## run R
==> flow/design.v (excerpt) <==
module sdram_logger (
    input         clk,           
    input         rst_n,         
    input  [23:0] timestamp,     
    input  [79:0] geig_data,     
    input  [79:0] mag_data,      
    input         next_byte,     
    input  [15:0] sdram_dq_in,   
    output [15:0] sdram_dq_out,  
    output        sdram_dq_oe,   
    output [12:0] sdram_a,
    output [1:0]  sdram_ba,
    output        sdram_clk_en,
    output        sdram_cke,
    output        sdram_cs,
    output        sdram_ras,
    output        sdram_cas,
    output        sdram_we,
    output        sdram_dqml,
    output        sdram_dqmu,
    output [7:0]  byte_out       
);
Settings: LEC_CHECK=0, ABC_AREA=0, CAP_MARGIN=20, CORE_ASPECT_RATIO=0.76, CORE_MARGIN=7, CORE_UTILIZATION=35, CTS_CLUSTER_DIAMETER=265, CTS_CLUSTER_SIZE=23, GPL_ROUTABILITY_DRIVEN=1, MAX_ROUTING_LAYER=met4, PLACE_DENSITY=0.47, SLEW_MARGIN=20; clock period 19.8 ns.
run.sh (not shown) runs the stock make flow with config.mk's settings and CLKGATE_MAP_FILE=.
Run R completed end to end with timing, DRC and antenna clean.
Modified inputs, run K compared to run R
- CORE_ASPECT_RATIO: 0.76 -> unset
- CORE_MARGIN: 7 -> 2
- MAX_ROUTING_LAYER: met4 -> unset
- GPL_ROUTABILITY_DRIVEN: 1 -> unset
- CTS_CLUSTER_DIAMETER: 265 -> 388
- CORE_UTILIZATION: 35 -> 66
- CTS_CLUSTER_SIZE: 23 -> unset
- PLACE_DENSITY: 0.47 -> 0.35
- ABC_AREA: 0 -> unset
- the clock period (ns, I/O delays scaled along): 19.8 -> 7.29
[summary]
Summary of run K over run R: data-path buffer share of cell area in the final layout shows an increase of 1.7 points; clock skew went down by 0.0080 ns; transition time at the pin with the least slew margin now sits lower; part of the total power dissipated in the clock network went up by 10 points.
STATUS run=run K STAGES=ALL_DONE FINAL_CHECKS=FAILED CAUSE=negative setup slack


Starting RTL as in the previous note.
make LEC_CHECK=0 CAP_MARGIN=15 CORE_MARGIN=2 CORE_UTILIZATION=72 CTS_CLUSTER_DIAMETER=27 CTS_CLUSTER_SIZE=35 HOLD_SLACK_MARGIN=-0.09 SETUP_SLACK_MARGIN=0.38 SLEW_MARGIN=20 TNS_END_PERCENT=5 finish   # period 7.29 ns
The starting point ran to the end with violations: setup timing.
Rerun with:
CAP_MARGIN = 20   (was 15)
CORE_UTILIZATION = 40   (was 72)
CTS_CLUSTER_DIAMETER = default   (was 27)
CTS_CLUSTER_SIZE = default   (was 35)
HOLD_SLACK_MARGIN = default   (was -0.09)
SETUP_SLACK_MARGIN = default   (was 0.38)
TNS_END_PERCENT = default   (was 5)
clock period = 14.3 ns   (was 7.29 ns; I/O delays follow)
The changed run ran to the end with no violations.
Area after synthesis stays the same.
Sequential share of layout area climbs by 3.1 points.
Total power drops by 62%.
Sequential cell count stays the same.
Via count drops by 22%.
Critical path depth does not change.
Worst hold slack is worse by 0.034 ns.
Cell count climbs by 6.1%.
Rerun with:
CORE_UTILIZATION = 55   (was 40)
clock period = 13.1 ns   (was 14.3 ns; I/O delays follow)
- sequential power grows by 9.3%
- cell count is lower by 6.9%
- register-to-register slack loses 0.22 ns
- global-route usage grows by 8.1 points
- via count rises by 2.8%
Rerun with:
CAP_MARGIN = 15   (was 20)
CORE_UTILIZATION = 70   (was 55)
CTS_CLUSTER_SIZE = 33   (was default)
clock period = 7.25 ns   (was 13.1 ns; I/O delays follow)
- The new run completed and failed the layout checks on setup timing
- utilization is higher by 19 points
- sequential power is higher by 81%
- wire length is higher by 5.5%
- cell area is higher by 1.7%
- critical path depth is higher by 3
Rerun with:
CAP_MARGIN = 20   (was 15)
CORE_UTILIZATION = 40   (was 70)
CTS_CLUSTER_SIZE = default   (was 33)
clock period = 14.0 ns   (was 7.25 ns; I/O delays follow)
Outcome:
- The new run completed without violations
- total power went down by 48%
- hold slack loses 0.025 ns
- via count drops by 9.0%
- die size grows by 73%


sdram_logger again, from the RTL that the note above started with.
==> flow/config.mk <==
export PLATFORM = sky130hd
export DESIGN_NAME = sdram_logger
export DESIGN_NICKNAME = sdram_logger
export VERILOG_FILES = /design/flow/design.v
export SDC_FILE = /design/flow/constraint.sdc
export NUM_CORES = 4
export LEC_CHECK = 0
export ABC_AREA = 0
export CAP_MARGIN = 20
export CELL_PAD_IN_SITES_DETAIL_PLACEMENT = 1
export CELL_PAD_IN_SITES_GLOBAL_PLACEMENT = 0
export CORE_ASPECT_RATIO = 0.92
export CORE_MARGIN = 2
export CORE_UTILIZATION = 40
export CTS_CLUSTER_SIZE = 87
export GPL_ROUTABILITY_DRIVEN = 0
export MAX_ROUTING_LAYER = met5
export MIN_ROUTING_LAYER = met2
export PLACE_DENSITY = 0.47
export SETUP_SLACK_MARGIN = 1.56
export SLEW_MARGIN = 20
export TNS_END_PERCENT = 40
==> flow/constraint.sdc <==
create_clock -name core_clock -period 7.76 [get_ports {clk}]
set_input_delay 1.5520 -clock core_clock [delete_from_list [all_inputs] [get_ports {clk}]]
set_output_delay 1.5520 -clock core_clock [all_outputs]
set_load 0.01 [all_outputs]
The starting point ran to the end with violations: negative setup slack.
Change:
==> flow/config.mk (replaced) <==
export PLATFORM = sky130hd
export DESIGN_NAME = sdram_logger
export DESIGN_NICKNAME = sdram_logger
export VERILOG_FILES = /design/flow/design.v
export SDC_FILE = /design/flow/constraint.sdc
export NUM_CORES = 4
export LEC_CHECK = 0
export ABC_AREA = 0
export CAP_MARGIN = 15
export CELL_PAD_IN_SITES_DETAIL_PLACEMENT = 0
export CELL_PAD_IN_SITES_GLOBAL_PLACEMENT = 0
export CORE_ASPECT_RATIO = 0.92
export CORE_MARGIN = 2
export CORE_UTILIZATION = 72
export CTS_CLUSTER_SIZE = 37
export GPL_ROUTABILITY_DRIVEN = 0
export MAX_ROUTING_LAYER = met5
export PLACE_DENSITY = 0.66
export SETUP_SLACK_MARGIN = -0.01
export SLEW_MARGIN = 20
Outcome: The changed run reached the layout checks and failed them: negative setup slack; worst setup slack improved by 0.23 ns; combinational power shrinks by a little under a tenth; global-route usage rose by 0.17 points; final cell count is lower by about a fifth; total power fell by roughly a tenth; die size falls by well over a third; core utilization goes up by 33 points; hold slack loses 0.026 ns; design area fell by roughly a tenth; sequential power is about the same.
Change:
--- a/flow/config.mk
+++ b/flow/config.mk
@@ -14,5 +14,6 @@
 export CORE_UTILIZATION = 72
 export CTS_CLUSTER_SIZE = 37
-export GPL_ROUTABILITY_DRIVEN = 0
+export GPL_ROUTABILITY_DRIVEN = 1
+export HOLD_SLACK_MARGIN = -0.09
 export MAX_ROUTING_LAYER = met5
 export PLACE_DENSITY = 0.66
==> flow/constraint.sdc (replaced) <==
create_clock -name core_clock -period 7.25 [get_ports {clk}]
set_input_delay 1.4500 -clock core_clock [delete_from_list [all_inputs] [get_ports {clk}]]
set_output_delay 1.4500 -clock core_clock [all_outputs]
set_load 0.01 [all_outputs]
Result: The changed run produced a layout that fails on negative setup slack; flip-flop count is unchanged; design area increases by 0.86%; routed wire length increases by about 11%; die area stays the same; setup slack loses 0.16 ns; final cell count increases by 0.75%.
Change:
==> flow/config.mk (replaced) <==
export PLATFORM = sky130hd
export DESIGN_NAME = sdram_logger
export DESIGN_NICKNAME = sdram_logger
export VERILOG_FILES = /design/flow/design.v
export SDC_FILE = /design/flow/constraint.sdc
export NUM_CORES = 4
export LEC_CHECK = 0
export CAP_MARGIN = 0
export CORE_MARGIN = 2
export CORE_UTILIZATION = 72
export CTS_CLUSTER_SIZE = 34
export HOLD_SLACK_MARGIN = -0.08
export SETUP_SLACK_MARGIN = 2.04
export SLEW_MARGIN = 20
=> This time the run died in global routing (5_1_grt) on ODB-0269; die area hardly moves; synthesized cell count stays the same; synthesized area does not change.
Change:
==> flow/config.mk (replaced) <==
export PLATFORM = sky130hd
export DESIGN_NAME = sdram_logger
export DESIGN_NICKNAME = sdram_logger
export VERILOG_FILES = /design/flow/design.v
export SDC_FILE = /design/flow/constraint.sdc
export NUM_CORES = 4
export LEC_CHECK = 0
export CAP_MARGIN = 20
export CORE_MARGIN = 2
export CORE_UTILIZATION = 58
export SLEW_MARGIN = 20
- This time the run finished with negative setup slack left
- area after synthesis stays the same
- die area rose by 24%
- synthesized cell count does not change
Change:
--- a/flow/config.mk
+++ b/flow/config.mk
@@ -6,6 +6,10 @@
 export NUM_CORES = 4
 export LEC_CHECK = 0
-export CAP_MARGIN = 20
+export CAP_MARGIN = 0
 export CORE_MARGIN = 2
-export CORE_UTILIZATION = 58
+export CORE_UTILIZATION = 71
+export CTS_CLUSTER_DIAMETER = 29
+export CTS_CLUSTER_SIZE = 34
+export SETUP_SLACK_MARGIN = 2.11
 export SLEW_MARGIN = 20
+export TNS_END_PERCENT = 5
Result: The new run stopped in global routing (5_1_grt), error ODB-0269; die size went down by 18%; synthesized area does not change; synthesized cell count stays the same.
Power and IR drop assume default switching activity.
